## convolution_stage2
module convolution_stage2 (
          in1,
          in2,
          in3,
          in4,
          in5,
          in6,
          in7,
          in8,
          clk,
          rst,
          start,
          conv_out
  );
Size: roughly 7200 cells after synthesis, about 810 I/O pins, roughly 63000 um^2 of cells after synthesis.
==> flow/config.mk <==
export PLATFORM = sky130hd
export DESIGN_NAME = convolution_stage2
export DESIGN_NICKNAME = convolution_stage2
export VERILOG_FILES = /design/flow/design.v
export SDC_FILE = /design/flow/constraint.sdc
export NUM_CORES = 4
export LEC_CHECK = 0
export CAP_MARGIN = 20
export CORE_MARGIN = 2
export CORE_UTILIZATION = 71
export CTS_CLUSTER_SIZE = 46
export MAX_ROUTING_LAYER = met4
export SETUP_SLACK_MARGIN = -0.12
export SLEW_MARGIN = 20
==> flow/constraint.sdc <==
create_clock -name core_clock -period 11.9 [get_ports {clk}]
set_input_delay 2.3800 -clock core_clock [delete_from_list [all_inputs] [get_ports {clk}]]
set_output_delay 2.3800 -clock core_clock [all_outputs]
set_load 0.01 [all_outputs]
run.sh (not shown) runs the stock make flow with config.mk's settings and CLKGATE_MAP_FILE=.
The first run ended with an error in global routing (5_1_grt).
==> next run, changes <==
--- a/flow/config.mk
+++ b/flow/config.mk
@@ -9,6 +9,3 @@
 export CORE_MARGIN = 2
-export CORE_UTILIZATION = 71
-export CTS_CLUSTER_SIZE = 46
-export MAX_ROUTING_LAYER = met4
-export SETUP_SLACK_MARGIN = -0.12
+export CORE_UTILIZATION = 58
 export SLEW_MARGIN = 20
==> flow/constraint.sdc (replaced) <==
create_clock -name core_clock -period 10.0 [get_ports {clk}]
set_input_delay 2.0000 -clock core_clock [delete_from_list [all_inputs] [get_ports {clk}]]
set_output_delay 2.0000 -clock core_clock [all_outputs]
set_load 0.01 [all_outputs]
This time the run finished but failed the layout checks on setup timing.
Die area is higher by 22%.
Area after synthesis does not change.
Synthesized cell count does not change.
==> next run, changes <==
--- a/flow/config.mk
+++ b/flow/config.mk
@@ -9,3 +9,4 @@
 export CORE_MARGIN = 2
-export CORE_UTILIZATION = 58
+export CORE_UTILIZATION = 45
+export GPL_TIMING_DRIVEN = 0
 export SLEW_MARGIN = 20
==> flow/constraint.sdc (replaced) <==
create_clock -name core_clock -period 14.0 [get_ports {clk}]
set_input_delay 2.8000 -clock core_clock [delete_from_list [all_inputs] [get_ports {clk}]]
set_output_delay 2.8000 -clock core_clock [all_outputs]
set_load 0.01 [all_outputs]
Result: With this change the flow finished but fails on antenna rules, setup timing. Die area increases by 29%. Flip-flop count stays the same.
==> next run, changes <==
--- a/flow/config.mk
+++ b/flow/config.mk
@@ -8,5 +8,8 @@
 export CAP_MARGIN = 20
+export CORE_ASPECT_RATIO = 0.51
 export CORE_MARGIN = 2
-export CORE_UTILIZATION = 45
+export CORE_UTILIZATION = 48
 export GPL_TIMING_DRIVEN = 0
-export SLEW_MARGIN = 20
+export MAX_ROUTING_LAYER = met5
+export SETUP_SLACK_MARGIN = -1.28
+export SLEW_MARGIN = 25
This time the run finished but failed the layout checks on setup timing.
Final area shrinks by 1.7%.
Utilization grows by 3.1 points.
Wire length grows by about 1.2%.
Critical path depth shrinks by 2.
Worst setup slack is worse by 870 ps.
Hold slack is better by 140 ps.
Area after synthesis is unchanged.
Cell count shrinks by 2.0%.
==> next run, changes <==
==> flow/config.mk (replaced) <==
export PLATFORM = sky130hd
export DESIGN_NAME = convolution_stage2
export DESIGN_NICKNAME = convolution_stage2
export VERILOG_FILES = /design/flow/design.v
export SDC_FILE = /design/flow/constraint.sdc
export NUM_CORES = 4
export LEC_CHECK = 0
export CAP_MARGIN = 20
export CELL_PAD_IN_SITES_DETAIL_PLACEMENT = 1
export CELL_PAD_IN_SITES_GLOBAL_PLACEMENT = 1
export CORE_ASPECT_RATIO = 1.35
export CORE_MARGIN = 2
export CORE_UTILIZATION = 15
export CTS_CLUSTER_SIZE = 33
export GPL_ROUTABILITY_DRIVEN = 1
export HOLD_SLACK_MARGIN = 0.11
export MAX_ROUTING_LAYER = met4
export SLEW_MARGIN = 20
=> The changed run produced a clean layout; die size rises to 3.2 times its value; maximum frequency climbs by 10%; global-route usage fell by 34 points; synthesized area is unchanged; synthesized cell count stays the same; core utilization goes down by 38 points; via count decreases by about 11%; cell area went up by about 9%; cell count increases by about 40%; non-clock buffer count goes up by 232; routed wire length went down by 8.3%.
==> next run, changes <==
==> flow/config.mk (replaced) <==
export PLATFORM = sky130hd
export DESIGN_NAME = convolution_stage2
export DESIGN_NICKNAME = convolution_stage2
export VERILOG_FILES = /design/flow/design.v
export SDC_FILE = /design/flow/constraint.sdc
export NUM_CORES = 4
export LEC_CHECK = 0
export ABC_AREA = 1
export CAP_MARGIN = 20
export CORE_ASPECT_RATIO = 1.98
export CORE_MARGIN = 2
export CORE_UTILIZATION = 40
export CTS_CLUSTER_DIAMETER = 342
export CTS_CLUSTER_SIZE = 100
export SLEW_MARGIN = 20
Worst setup slack gains 78 ps; flip-flop count does not change.

---

Setup of job 105:
convolution_stage2 again, from the RTL that the note above started with.
==> flow/design.v (excerpt) <==
module convolution_stage2 (
          in1,
          in2,
          in3,
          in4,
          in5,
          in6,
          in7,
          in8,
          clk,
          rst,
          start,
          conv_out
  );
input [99:0] in1, in2, in3, in4, in5, in6, in7, in8;
input         clk, rst, start;
output reg [7:0] conv_out;
wire  [3:0]  in1_1, in1_2, in1_3, in1_4, in1_5, in1_6, in1_7, in1_8, in1_9, in1_10, in1_11, in1_12, in1_13;
wire [3:0]   in1_14, in1_15, in1_16, in1_17, in1_18, in1_19, in1_20, in1_21, in1_22, in1_23, in1_24, in1_25;
wire  [3:0]  in2_1, in2_2, in2_3, in2_4, in2_5, in2_6, in2_7, in2_8, in2_9, in2_10, in2_11, in2_12, in2_13;
wire [3:0]   in2_14, in2_15, in2_16, in2_17, in2_18, in2_19, in2_20, in2_21, in2_22, in2_23, in2_24, in2_25;
wire  [3:0]  in3_1, in3_2, in3_3, in3_4, in3_5, in3_6, in3_7, in3_8, in3_9, in3_10, in3_11, in3_12, in3_13;
wire [3:0]   in3_14, in3_15, in3_16, in3_17, in3_18, in3_19, in3_20, in3_21, in3_22, in3_23, in3_24, in3_25;
wire  [3:0]  in4_1, in4_2, in4_3, in4_4, in4_5, in4_6, in4_7, in4_8, in4_9, in4_10, in4_11, in4_12, in4_13;
  ...
Settings: LEC_CHECK=0, CAP_MARGIN=20, CORE_MARGIN=2, CORE_UTILIZATION=68, CTS_CLUSTER_DIAMETER=223, CTS_CLUSTER_SIZE=97, SETUP_SLACK_MARGIN=1.96, SLEW_MARGIN=20, TNS_END_PERCENT=5; clock period 8.15 ns.
Complete run, failing final checks: job 105, reason negative setup slack.
diff inputs: job 105 => job 104
Settings: changing CORE_UTILIZATION from 68 to 40; removing CTS_CLUSTER_DIAMETER (formerly 223); removing SETUP_SLACK_MARGIN (formerly 1.96); removing TNS_END_PERCENT (formerly 5); removing CTS_CLUSTER_SIZE (formerly 97); changing the clock period (ns, I/O delays scaled along) from 8.15 to 14.0.
==> results <==
Job 104 | stages: all done | timing, DRC, antenna: all pass
[compare] base=job 105 new=job 104: detailed-routed wire length on met3 decreased 14000 um, total number of cells along the worst setup path decreased 3.
The least setup slack across all paths after layout reported for job 104 is greater than that of job 105 by 4.41 ns.
Synthesized area: job 104 vs job 105 identical
From job 105 to job 104 the numbers moved as follows: wire length fell about 6%, total placed cells including tap cells lost 2.7%, buffers plus inverters on the worst setup path now sits lower.
Job 104 vs job 105, wire length of the first global-routing pass went down by about 6.4%.

---

== job 101 ==
Starting RTL as in the previous note.
Settings: LEC_CHECK=0, CAP_MARGIN=40, CELL_PAD_IN_SITES_DETAIL_PLACEMENT=2, CORE_MARGIN=6, CORE_UTILIZATION=56, GPL_ROUTABILITY_DRIVEN=0, GPL_TIMING_DRIVEN=1, MAX_ROUTING_LAYER=met4, MIN_ROUTING_LAYER=met2, PLACE_DENSITY_LB_ADDON=0.09, SETUP_SLACK_MARGIN=0.86, SLEW_MARGIN=5; clock period 23.1 ns.
As the logs show, job 101 stopped at detailed placement after a tool error, so it never reached the end of the flow.
Here is what was changed in the inputs of job 102 compared with job 101.
# job 101
export LEC_CHECK = 0
export CAP_MARGIN = 40
export CELL_PAD_IN_SITES_DETAIL_PLACEMENT = 2
export CORE_MARGIN = 6
export CORE_UTILIZATION = 56
export GPL_ROUTABILITY_DRIVEN = 0
export GPL_TIMING_DRIVEN = 1
export MAX_ROUTING_LAYER = met4
export MIN_ROUTING_LAYER = met2
export PLACE_DENSITY_LB_ADDON = 0.09
export SETUP_SLACK_MARGIN = 0.86
export SLEW_MARGIN = 5
create_clock -name core_clock -period 23.1 [get_ports {clk}]
# job 102
export LEC_CHECK = 0
export CAP_MARGIN = 20
export CORE_MARGIN = 2
export CORE_UTILIZATION = 65
export SETUP_SLACK_MARGIN = -0.12
export SLEW_MARGIN = 20
create_clock -name core_clock -period 11.9 [get_ports {clk}]
==> results <==
Job 102: flow complete, layout not clean; failing: setup timing
As far as mapped cell area goes, job 102 and job 101 are indistinguishable; the numbers are identical.
Note that the core footprint recorded for job 102 amounts to 0.868 times the value seen in job 101.
On job 102: horizontal extent of the die is about 9% lower than what job 101 gave.
Row floorplan die area: job 102 lower / job 101 higher

---

Starting RTL as in the previous note.
## convolution_stage2
module convolution_stage2 (
          in1,
          in2,
          in3,
          in4,
          in5,
          in6,
          in7,
          in8,
          clk,
          rst,
          start,
          conv_out
  );
==> flow/config.mk <==
export PLATFORM = sky130hd
export DESIGN_NAME = convolution_stage2
export DESIGN_NICKNAME = convolution_stage2
export VERILOG_FILES = /design/flow/design.v
export SDC_FILE = /design/flow/constraint.sdc
export NUM_CORES = 4
export LEC_CHECK = 0
export ABC_AREA = 0
export CAP_MARGIN = 20
export CORE_ASPECT_RATIO = 1.79
export CORE_MARGIN = 4
export CORE_UTILIZATION = 48
export CTS_CLUSTER_DIAMETER = 331
export CTS_CLUSTER_SIZE = 43
export GPL_ROUTABILITY_DRIVEN = 0
export GPL_TIMING_DRIVEN = 1
export HOLD_SLACK_MARGIN = 0.06
export MAX_ROUTING_LAYER = met5
export PLACE_DENSITY_LB_ADDON = 0.3
export SETUP_SLACK_MARGIN = 0.21
export SLEW_MARGIN = 10
export TNS_END_PERCENT = 15
==> flow/constraint.sdc <==
create_clock -name core_clock -period 10.2 [get_ports {clk}]
set_input_delay 2.0400 -clock core_clock [delete_from_list [all_inputs] [get_ports {clk}]]
set_output_delay 2.0400 -clock core_clock [all_outputs]
set_load 0.01 [all_outputs]
The baseline completed, yet does not pass: setup timing.
Edit:
- CORE_ASPECT_RATIO: 1.79 -> 0.5
- PLACE_DENSITY_LB_ADDON: 0.3 -> 0.29
- SETUP_SLACK_MARGIN: 0.21 -> -0.97
- SLEW_MARGIN: 10 -> 25
After rerunning: The new run finished with setup timing left; via count falls by 3.3%; wire length falls by 13%; final area barely changes; final cell count rises by 1.4%; global-route usage falls by 3.8 points; worst setup slack is worse by 0.069 ns; area after synthesis is unchanged; flip-flop count is unchanged.
Edit:
- CORE_ASPECT_RATIO: 0.5 -> 0.71
- CORE_MARGIN: 4 -> 2
- CORE_UTILIZATION: 48 -> 70
- CTS_CLUSTER_DIAMETER: 331 -> default
- CTS_CLUSTER_SIZE: 43 -> default
- HOLD_SLACK_MARGIN: 0.06 -> default
- PLACE_DENSITY: default -> 0.67
- PLACE_DENSITY_LB_ADDON: 0.29 -> default
- SETUP_SLACK_MARGIN: -0.97 -> -0.47
- TNS_END_PERCENT: 15 -> 95
- clock period: 10.2 -> 7.61 ns (I/O delays scaled with it)
After rerunning: The changed run failed in global routing. Die size falls by 33%. Synthesized area is unchanged. Synthesized cell count does not change.

---

## v18
convolution_stage2 again, from the RTL that the note above started with.
==> flow/config.mk <==
export PLATFORM = sky130hd
export DESIGN_NAME = convolution_stage2
export DESIGN_NICKNAME = convolution_stage2
export VERILOG_FILES = /design/flow/design.v
export SDC_FILE = /design/flow/constraint.sdc
export NUM_CORES = 4
export LEC_CHECK = 0
export ABC_AREA = 1
export CAP_MARGIN = 20
export CELL_PAD_IN_SITES_GLOBAL_PLACEMENT = 3
export CORE_ASPECT_RATIO = 1.43
export CORE_MARGIN = 2
export CORE_UTILIZATION = 60
export GPL_ROUTABILITY_DRIVEN = 0
export GPL_TIMING_DRIVEN = 1
export MAX_ROUTING_LAYER = met4
export MIN_ROUTING_LAYER = met2
export PLACE_DENSITY = 0.49
export SETUP_SLACK_MARGIN = -0.19
export SLEW_MARGIN = 25
export TNS_END_PERCENT = 95
==> flow/constraint.sdc <==
create_clock -name core_clock -period 14.5 [get_ports {clk}]
set_input_delay 2.9000 -clock core_clock [delete_from_list [all_inputs] [get_ports {clk}]]
set_output_delay 2.9000 -clock core_clock [all_outputs]
set_load 0.01 [all_outputs]
For v18, the flow was terminated by a tool error in global placement without I/O and produced no final design.
For v28, these inputs were changed with respect to v18:
Settings: removing MIN_ROUTING_LAYER (formerly met2); removing CORE_ASPECT_RATIO (formerly 1.43); removing CELL_PAD_IN_SITES_GLOBAL_PLACEMENT (formerly 3); changing SLEW_MARGIN from 25 to 20; removing GPL_TIMING_DRIVEN (formerly 1); removing TNS_END_PERCENT (formerly 95); changing CORE_UTILIZATION from 60 to 24; removing MAX_ROUTING_LAYER (formerly met4); removing GPL_ROUTABILITY_DRIVEN (formerly 0); removing ABC_AREA (formerly 1); removing SETUP_SLACK_MARGIN (formerly -0.19); removing PLACE_DENSITY (formerly 0.49); changing the clock period (ns, I/O delays scaled along) from 14.5 to 13.5.
Notes after the runs:
- Higher chip area was reported by v28, not v18.
- Number of nets produced by synthesis down 2281 in v28 wrt v18
- Delta (v28 minus v18): post-synthesis instance total now smaller; synthesized-area fraction occupied by xor and xnor cells now larger; post-synthesis adder-cell area fraction now larger.
- [compare] base=v18 new=v28: total core area grew by about 140%, area after synthesis shrank by 5.6%, compound-cell area share of the yosys netlist held steady, sequential cell area fraction in the yosys report held steady.
- v28 has post-synth area from yosys stat below what v18 had.
- Every stage of the flow completed for v28, and the final layout passed the timing, design-rule and antenna checks.
#### Input delta (v23 over v28)
Settings: CTS_CLUSTER_SIZE: unset -> 97; CORE_UTILIZATION: 24 -> 64; CTS_CLUSTER_DIAMETER: unset -> 223; the clock period (ns, I/O delays scaled along): 13.5 -> 8.15.
## What came out
- Routed wire length ends up higher on v28.
- Measured against each other, v28 and v23 differ in fraction of standard cell area in multi-input logic, the higher figure coming from v28.
- Compared v28 against v23; number of logic gates within noise.
- Across v28 and v23, a clean result was obtained everywhere but in v23.
- From the logs: v23 reached the end of the flow and failed the layout checks with negative setup slack.
- Buffering overhead is lower on v28
Input changes introduced in v33 (baseline for comparison: v23):
Settings: CORE_UTILIZATION changed from 64 to 68; PLACE_DENSITY newly set to 0.42; SETUP_SLACK_MARGIN newly set to -0.73.
==> comparison <==
- v33 got as far as global routing, where a tool error ended the run.
- Compared with v23, in v33 routability congestion estimate from global placement lost 0.021; core footprint went down 5300 um^2; die span in y decreased by about 3% relative to the old numbers.
- Taking v23 as the reference, in v33 unique cell type count in the Yosys netlist shows no meaningful change; die area went down about 6%; total cell area reported by yosys after synthesis was more or less identical; I/O pin count was more or less identical.
[inputs] v27 vs v33
Settings: PLACE_DENSITY no longer set, was 0.42; CTS_CLUSTER_DIAMETER no longer set, was 223; SETUP_SLACK_MARGIN no longer set, was -0.73; CTS_CLUSTER_SIZE now 41, was 97; the clock period (ns, I/O delays scaled along) now 12.2, was 8.15.
### Flow results
- In v27 the count of instances resized after the clock tree is built turned out 147 lower than in v33.
- In v27 the implementation ran to completion but is not tape-out ready, as the final checks report negative setup slack.
- [compare] base=v33 new=v27: cell count after placement fell 170, worst slack at placement rose 3.19 ns.
- v27 -> v33: port buffer count delta 0, exact match
- Comparing v33 against v27, there is no change at all in number of cell instances after yosys synthesis.
diff inputs: v27 => v44
Settings: CORE_UTILIZATION: 68 -> 52; CTS_CLUSTER_SIZE: 41 -> unset; the clock period (ns, I/O delays scaled along): 12.2 -> 8.15.
[summary]
- Nothing crashed in v44 and all stages finished; the problem is that the final layout failed, the offending checks being negative setup slack.
- From v27 to v44 the numbers moved as follows: total length of routed wires dropped 1.9%, sequential share of layout area saw little to no change, chip area estimate from yosys synthesis roughly the same, area growth from synthesis to layout up 5.5 points.
- v44 vs v27, post-cts gate resize count went up by 98%.
- Summary: with v27 as the reference, cell count along the critical path in v44 moved down by a little under 10%.
